==> build 3: inputs <==
## top
module top #(
    parameter D_WIDTH = 16,
    parameter Q_BITS  = 13
)(
  input logic [D_WIDTH - 1 : 0] angle_in,
  input logic signed [D_WIDTH - 1 : 0] currA_in,
  input logic signed [D_WIDTH - 1 : 0] currB_in,
  input logic signed [D_WIDTH - 1 : 0] currC_in,
  input logic signed [D_WIDTH - 1 : 0] currT_in,
  input logic        [D_WIDTH - 1 : 0] periodTop,
  output logic pwmA_out,
  output logic pwmB_out,
  output logic pwmC_out,
  input logic signed [D_WIDTH - 1 : 0]  kpd, kpq,
  input logic signed [D_WIDTH - 1 : 0]  kid, kiq,
  input logic clear_pid,
  input  logic clk,
  input  logic rstb,
  input  logic valid,
  output logic ready
);
Settings: LEC_CHECK=0, ABC_AREA=1, CAP_MARGIN=20, CELL_PAD_IN_SITES_GLOBAL_PLACEMENT=1, CORE_ASPECT_RATIO=0.56, CORE_MARGIN=2, CORE_UTILIZATION=40, GPL_ROUTABILITY_DRIVEN=0, GPL_TIMING_DRIVEN=0, HOLD_SLACK_MARGIN=0.04, MAX_ROUTING_LAYER=met4, PLACE_DENSITY_LB_ADDON=0.08, SETUP_SLACK_MARGIN=2.38, SLEW_MARGIN=20, TNS_END_PERCENT=10; clock period 10.0 ns.
run.sh (not shown) runs the stock make flow with config.mk's settings and CLKGATE_MAP_FILE=.
==> inputs of trial 88, as changes to build 3 <==
- CELL_PAD_IN_SITES_GLOBAL_PLACEMENT: 1 -> unset
- GPL_TIMING_DRIVEN: 0 -> unset
- MAX_ROUTING_LAYER: met4 -> unset
- SETUP_SLACK_MARGIN: 2.38 -> unset
- TNS_END_PERCENT: 10 -> unset
==> inputs of build 50, as changes to build 3 <==
- CAP_MARGIN: 20 -> 5
- CELL_PAD_IN_SITES_GLOBAL_PLACEMENT: 1 -> unset
- CORE_ASPECT_RATIO: 0.56 -> unset
- CORE_UTILIZATION: 40 -> 72
- CTS_CLUSTER_DIAMETER: unset -> 97
- GPL_ROUTABILITY_DRIVEN: 0 -> unset
- GPL_TIMING_DRIVEN: 0 -> unset
- HOLD_SLACK_MARGIN: 0.04 -> unset
- MAX_ROUTING_LAYER: met4 -> unset
- PLACE_DENSITY: unset -> 0.64
- PLACE_DENSITY_LB_ADDON: 0.08 -> unset
- SETUP_SLACK_MARGIN: 2.38 -> -0.41
- TNS_END_PERCENT: 10 -> unset
==> flow/constraint.sdc (replaced) <==
create_clock -name core_clock -period 5.04 [get_ports {clk}]
set_input_delay 1.0080 -clock core_clock [delete_from_list [all_inputs] [get_ports {clk}]]
set_output_delay 1.0080 -clock core_clock [all_outputs]
set_load 0.01 [all_outputs]
==> flow_summary.toml <==
# physical design summary
[outcome]
status = "no timing/DRC/antenna violations"

[route]
antenna_cells = 11
drt_iter0_markers = 9740

[sta]
max_freq_mhz = 131.7
skew_ns = 0.05444

[power_and_ir_drop]
p_comb_share_pct = 44.9

[placed_design]
port_buffers = 150

[setup_path]
crit_buf_inv = 4
Source of the figures above: build 3

==> flow_summary.toml <==
# physical design summary
[layout]
num-nonclk-buffers = 260

[outcome]
status = "no timing/DRC/antenna violations"

[route]
antenna_cells = 1
drt_iter0_markers = 9076

[sta]
skew_ns = 0.04533
max_freq_mhz = 118.7

[placed_design]
port_buffers = 151
Source of the figures above: trial 88

==> flow_summary.toml <==
# yosys + openroad results
[outcome]
status = "stopped before the end"
failing_step = "global routing (5_1_grt)"
tool.error = "[ERROR GRT-0116] Global routing finished with congestion. Check the congestion regions in the DRC Viewer."

[placed_design]
port_buffers = 151
dp_slack_ns = -1.282

[floorplanning]
initial_core_util_pct = 72.47

[yosys]
xor_area_share_pct = 1.656
postSynthAreaPerCell_um2 = 7.692
Source of the figures above: build 50


========
==> try-garnet: inputs <==
top again, from the RTL that the note above started with.
clock: 10.0 ns
lec_check: 0
abc_area: 0
cap_margin: 20
cell_pad_in_sites_global_placement: 1
core_aspect_ratio: 0.66
core_margin: 2
core_utilization: 40
gpl_routability_driven: 0
gpl_timing_driven: 0
hold_slack_margin: 0.04
max_routing_layer: met4
place_density_lb_addon: 0.08
slew_margin: 20
tns_end_percent: 10
==> try-onyx: changes against try-garnet <==
==> flow/config.mk (replaced) <==
export PLATFORM = sky130hd
export DESIGN_NAME = top
export DESIGN_NICKNAME = top
export VERILOG_FILES = /design/flow/design.v
export SDC_FILE = /design/flow/constraint.sdc
export NUM_CORES = 4
export LEC_CHECK = 0
export ABC_AREA = 1
export CAP_MARGIN = 20
export CORE_MARGIN = 2
export CORE_UTILIZATION = 72
export CTS_CLUSTER_DIAMETER = 373
export CTS_CLUSTER_SIZE = 10
export PLACE_DENSITY = 0.6
export SETUP_SLACK_MARGIN = 0.37
export SLEW_MARGIN = 20
==> flow/constraint.sdc (replaced) <==
create_clock -name core_clock -period 3.58 [get_ports {clk}]
set_input_delay 0.7160 -clock core_clock [delete_from_list [all_inputs] [get_ports {clk}]]
set_output_delay 0.7160 -clock core_clock [all_outputs]
set_load 0.01 [all_outputs]
==> comparison table <==
Status: try-garnet no timing/DRC/antenna violations; try-onyx stopped before the end
Stage where the flow stopped: try-garnet -; try-onyx global routing (5_1_grt)
Cell Count Post-Placement: try-garnet 13594; try-onyx 16239
Compound-Gate Fraction of Synth Area: try-garnet 11.4%; try-onyx 11.1%
Cell count in the Yosys report: try-garnet 10289; try-onyx 13131
Fraction of the mapped netlist area in simple logic gates: try-garnet 13.9%; try-onyx 19.8%
Most frequently used cell type in the post-synthesis netlist: try-garnet inv_1; try-onyx nand2_1
Row Count: try-garnet 144; try-onyx 137
YS chip area: try-garnet 94600 µm²; try-onyx 101000 µm²
Area of the core: try-garnet 234000 µm²; try-onyx 139000 µm²
Die area: try-garnet 240000 µm²; try-onyx 143000 µm²
Area fraction of the dominant cell type after synthesis: try-garnet 25.1%; try-onyx 23.5%
Portion of netlist area occupied by mux cells: try-garnet 2.74%; try-onyx 0.0111%
Cts-stage hold buffer count: try-garnet 0; try-onyx 1
Average cell area after synthesis: try-garnet 9.19 µm²; try-onyx 7.69 µm²
Die x size: try-garnet 603 µm; try-onyx 379 µm
Post-CTS Setup Inserts: try-garnet 0; try-onyx 216
Placed cell area: try-garnet 100000 µm²; try-onyx 118000 µm²
Cell count after synthesis: try-garnet 10289; try-onyx 13131
Gates resized, CTS repair: try-garnet 0; try-onyx 934
Post-synthesis net count: try-garnet 12534; try-onyx 15376
Post-synthesis instance area: try-garnet 94600 µm²; try-onyx 101000 µm²
Post-Place Setup Slack: try-garnet 0.339 ns; try-onyx -2.62 ns
Xor-xnor portion of the synthesized cell area: try-garnet 3.98%; try-onyx 1.66%
Vertical die dimension: try-garnet 399 µm; try-onyx 379 µm
Pre-placement core utilization: try-garnet 40.4%; try-onyx 72.5%
Share of synthesized area occupied by flip-flops and latches: try-garnet 22.4%; try-onyx 21.0%
HPWL after detailed placement: try-garnet 253000 µm; try-onyx 277000 µm

========
==> run a: inputs <==
top again, from the RTL that the note above started with.
Settings: LEC_CHECK=0, ABC_AREA=0, CAP_MARGIN=10, CELL_PAD_IN_SITES_DETAIL_PLACEMENT=0, CORE_ASPECT_RATIO=1.04, CORE_MARGIN=2, CORE_UTILIZATION=72, MAX_ROUTING_LAYER=met5, MIN_ROUTING_LAYER=met1, SETUP_SLACK_MARGIN=0.37, SLEW_MARGIN=20; clock period 5.11 ns.
==> run b: changes against run a <==
--- a/flow/config.mk
+++ b/flow/config.mk
@@ -14,4 +14,5 @@
 export MAX_ROUTING_LAYER = met5
 export MIN_ROUTING_LAYER = met1
-export SETUP_SLACK_MARGIN = 0.37
+export PLACE_DENSITY = 0.36
+export SETUP_SLACK_MARGIN = 1.11
 export SLEW_MARGIN = 20
==> flow/constraint.sdc (replaced) <==
create_clock -name core_clock -period 6.81 [get_ports {clk}]
set_input_delay 1.3620 -clock core_clock [delete_from_list [all_inputs] [get_ports {clk}]]
set_output_delay 1.3620 -clock core_clock [all_outputs]
set_load 0.01 [all_outputs]
==> ci_impl_report.md <==
### Yosys + OpenROAD results

| Metric | Value |
|---|---|
| Final Setup Violations | `195` |
| Fin worst setup slack | `-2.991 ns` |
| Layout Check Fails | `setup timing` |
| Rel. slew slack | `between 15 and 20%` |
| CP arrival | `about 8.7 ns` |
| Design Area, Final | `115200 um2` |
| Seq pwr | `6.70 mW` |
| Power Density | `135.2 nW/um2` |
| Vias post-DR | `86750` |
| Clock transition at path regs | `0.07 ns` |
| Status | `finished with violations` |
| Nonclk buf count | `1434` |
[end of results for run a]
==> ci_impl_report.md <==
### Yosys + OpenROAD results

| Metric | Value |
|---|---|
| Status | `finished with violations` |
| Layout Check Fails | `setup timing` |
| Nonclk buf count | `roughly 700` |
| Vias post-DR | `76650` |
| Clock transition at path regs | `around 0.06 ns` |
| Final Setup Violations | `36` |
| I/O Buffers | `~150` |
| RePlAce Congestion | `~0.97` |
| CP arrival | `7.67 ns` |
| Fin worst setup slack | `-0.2790 ns` |
| Seq pwr | `slightly above 5 mW` |
| Rel. slew slack | `26.51%` |
| Power Density | `104.6 nW/um2` |
[end of results for run b]

========
==> raven: inputs <==
top again, from the RTL that the note above started with.
Settings: LEC_CHECK=0, ABC_AREA=1, CAP_MARGIN=20, CELL_PAD_IN_SITES_DETAIL_PLACEMENT=0, CORE_ASPECT_RATIO=1.04, CORE_MARGIN=2, CORE_UTILIZATION=72, MAX_ROUTING_LAYER=met5, MIN_ROUTING_LAYER=met1, PLACE_DENSITY_LB_ADDON=0.2, SETUP_SLACK_MARGIN=1.11, SLEW_MARGIN=20; clock period 7.5 ns.
==> inputs of pepper, as changes to raven <==
Settings changed: CELL_PAD_IN_SITES_DETAIL_PLACEMENT 0 to unset, CORE_ASPECT_RATIO 1.04 to unset, CTS_CLUSTER_DIAMETER set to 373, CTS_CLUSTER_SIZE set to 97, MAX_ROUTING_LAYER met5 to unset, MIN_ROUTING_LAYER met1 to unset, PLACE_DENSITY set to 0.6, PLACE_DENSITY_LB_ADDON 0.2 to unset, SETUP_SLACK_MARGIN 1.11 to 0.37.
==> flow/constraint.sdc (replaced) <==
create_clock -name core_clock -period 3.58 [get_ports {clk}]
set_input_delay 0.7160 -clock core_clock [delete_from_list [all_inputs] [get_ports {clk}]]
set_output_delay 0.7160 -clock core_clock [all_outputs]
set_load 0.01 [all_outputs]
==> results <==
pepper aborted during 5_1_grt. raven completed without violations.
In synthesized area, pepper and raven do not differ.
Synthesized cell count is the same in raven and pepper.
Die area is about the same in pepper and raven.

========
==> inputs of run Z <==
top again, from the RTL that the note above started with.
export LEC_CHECK = 0
export CAP_MARGIN = 5
export CORE_ASPECT_RATIO = 0.94
export CORE_MARGIN = 2
export CORE_UTILIZATION = 72
export CTS_CLUSTER_DIAMETER = 64
export CTS_CLUSTER_SIZE = 81
export HOLD_SLACK_MARGIN = 0.05
export PLACE_DENSITY = 0.36
export SETUP_SLACK_MARGIN = 1.65
export SLEW_MARGIN = 20
create_clock -name core_clock -period 6.51 [get_ports {clk}]
==> run B: changes against run Z <==
==> flow/config.mk (replaced) <==
export PLATFORM = sky130hd
export DESIGN_NAME = top
export DESIGN_NICKNAME = top
export VERILOG_FILES = /design/flow/design.v
export SDC_FILE = /design/flow/constraint.sdc
export NUM_CORES = 4
export LEC_CHECK = 0
export ABC_AREA = 1
export CAP_MARGIN = 20
export CELL_PAD_IN_SITES_DETAIL_PLACEMENT = 0
export CORE_MARGIN = 2
export CORE_UTILIZATION = 34
export GPL_TIMING_DRIVEN = 0
export MIN_ROUTING_LAYER = met1
export PLACE_DENSITY_LB_ADDON = 0.09
export SLEW_MARGIN = 20
==> flow/constraint.sdc (replaced) <==
create_clock -name core_clock -period 8.31 [get_ports {clk}]
set_input_delay 1.6620 -clock core_clock [delete_from_list [all_inputs] [get_ports {clk}]]
set_output_delay 1.6620 -clock core_clock [all_outputs]
set_load 0.01 [all_outputs]
==> run D: changes against run Z <==
==> flow/config.mk (replaced) <==
export PLATFORM = sky130hd
export DESIGN_NAME = top
export DESIGN_NICKNAME = top
export VERILOG_FILES = /design/flow/design.v
export SDC_FILE = /design/flow/constraint.sdc
export NUM_CORES = 4
export LEC_CHECK = 0
export ABC_AREA = 1
export CAP_MARGIN = 20
export CORE_MARGIN = 2
export CORE_UTILIZATION = 72
export CTS_CLUSTER_DIAMETER = 210
export MAX_ROUTING_LAYER = met4
export PLACE_DENSITY = 0.6
export SLEW_MARGIN = 20
==> flow/constraint.sdc (replaced) <==
create_clock -name core_clock -period 6.76 [get_ports {clk}]
set_input_delay 1.3520 -clock core_clock [delete_from_list [all_inputs] [get_ports {clk}]]
set_output_delay 1.3520 -clock core_clock [all_outputs]
set_load 0.01 [all_outputs]
==> summary of the runs <==
Synthesized cell count is the same in run B and run D. Power, highest first: run D, run B, run Z. Global-route usage, lowest first: run B, run Z, run D. In run B the first-iteration DRC count is smaller than in run D, by 43%. Non-clock buffer count: run D is lower than run B (112). Against run B, the register-to-register slack of run Z is worse by 0.97 ns. The lowest die size belongs to run Z, the highest to run B. Run D completed with no timing, DRC or antenna violations. Run B finished clean. Run Z finished but failed the layout checks on setup timing. The lowest combinational power belongs to run Z, the highest to run D.

========
==> job 5238: inputs <==
top again, from the RTL that the note above started with.
==> flow/config.mk <==
export PLATFORM = sky130hd
export DESIGN_NAME = top
export DESIGN_NICKNAME = top
export VERILOG_FILES = /design/flow/design.v
export SDC_FILE = /design/flow/constraint.sdc
export NUM_CORES = 4
export LEC_CHECK = 0
export CAP_MARGIN = 20
export CORE_MARGIN = 2
export CORE_UTILIZATION = 72
export CTS_CLUSTER_DIAMETER = 61
export PLACE_DENSITY = 0.89
export SETUP_SLACK_MARGIN = 1.81
export SLEW_MARGIN = 20
==> flow/constraint.sdc <==
create_clock -name core_clock -period 7.25 [get_ports {clk}]
set_input_delay 1.4500 -clock core_clock [delete_from_list [all_inputs] [get_ports {clk}]]
set_output_delay 1.4500 -clock core_clock [all_outputs]
set_load 0.01 [all_outputs]
==> job 4686: changes against job 5238 <==
Settings changed: CORE_UTILIZATION 72 to 40, CTS_CLUSTER_DIAMETER 61 to default, PLACE_DENSITY 0.89 to 0.6, SETUP_SLACK_MARGIN 1.81 to -0.39.
==> flow/constraint.sdc (replaced) <==
create_clock -name core_clock -period 8.74 [get_ports {clk}]
set_input_delay 1.7480 -clock core_clock [delete_from_list [all_inputs] [get_ports {clk}]]
set_output_delay 1.7480 -clock core_clock [all_outputs]
set_load 0.01 [all_outputs]
==> job 6408: changes against job 5238 <==
Settings changed: CTS_CLUSTER_DIAMETER 61 to default, PLACE_DENSITY 0.89 to 0.35, SETUP_SLACK_MARGIN 1.81 to 1.74.
==> CHANGELOG.md <==
### Physical design

- GRT Total Usage: 39.4%
- Placed Instances: roughly 12000
- Final Hold Slack: 0.461 ns
- Status: no timing/DRC/antenna violations
- First-pass GRT wire length: between 400000 and 500000 µm
- # setup viols final: 0
- Final Cycle Share: 98.8%
- Nets@finish: 12880
- Seq area share: 19.7%
- Setup Buffers After CTS: between 150 and 200
- Area of the core region: 130000 µm²
- Worst slew pin tran: between 1 and 1.5 ns
- Layout Area Growth over Synthesis: 14.6%
- NetSw: 2660 µW
- CTS-repair resized insts: roughly 320
- Clk pin slew, worst setup/hold paths: 0.06 ns
- Via Count: ~77000
-- figures above: job 6408

==> CHANGELOG.md <==
### Physical design

- CP required: a little under 8 ns
- Final setup margin: -0.0181 ns
- # setup viols final: 2
- Final Cycle Share: 100%
- First-pass GRT wire length: roughly 430000 µm
- Seq area share: between 20% and 30%
- Clk pin slew, worst setup/hold paths: about 0.060 ns
- Placed Instances: 11926
- Layout Area Growth over Synthesis: 11.2%
- Max-slew headroom: 21.3%
- NetSw: 2800 µW
- Setup Buffers After CTS: 77
- Status: complete, but fails checks
- Worst slew pin tran: 1.18 ns
- Nets@finish: 12664
- Reasons for failing layout checks: negative setup slack
- Final Hold Slack: 0.468 ns
- Area of the core region: 130000 µm²
- CP Data Arrival Time: 7.88 ns
- Inserted Clock Buffers: 99
- GRT Total Usage: 40.3%
-- figures above: job 5238

==> CHANGELOG.md <==
### Physical design

- Gr ovfl total: 0
- Clk pin slew, worst setup/hold paths: 0.07 ns
- Setup Buffers After CTS: 0
- Placed Instances: 13291
- Seq area share: 20.6%
- Status: no timing/DRC/antenna violations
- Final Hold Slack: 0.468 ns
- Area of the core region: 235000 µm²
- Final Cycle Share: 93.7%
- Gpl congestion: just under 0.9
- Worst slew pin tran: between 1 and 1.5 ns
- Post-route cell area: 103000 µm²
- Antenna fix cells: 1
- GRT Total Usage: 21.1%
- Nets@finish: 12487
- NetSw: 2200 µW
- # setup viols final: 0
- CTS-repair resized insts: 0
- Layout Area Growth over Synthesis: 8.95%
- Synthesized cell area: 94600 µm²
-- figures above: job 4686

Power and IR drop assume default switching activity.
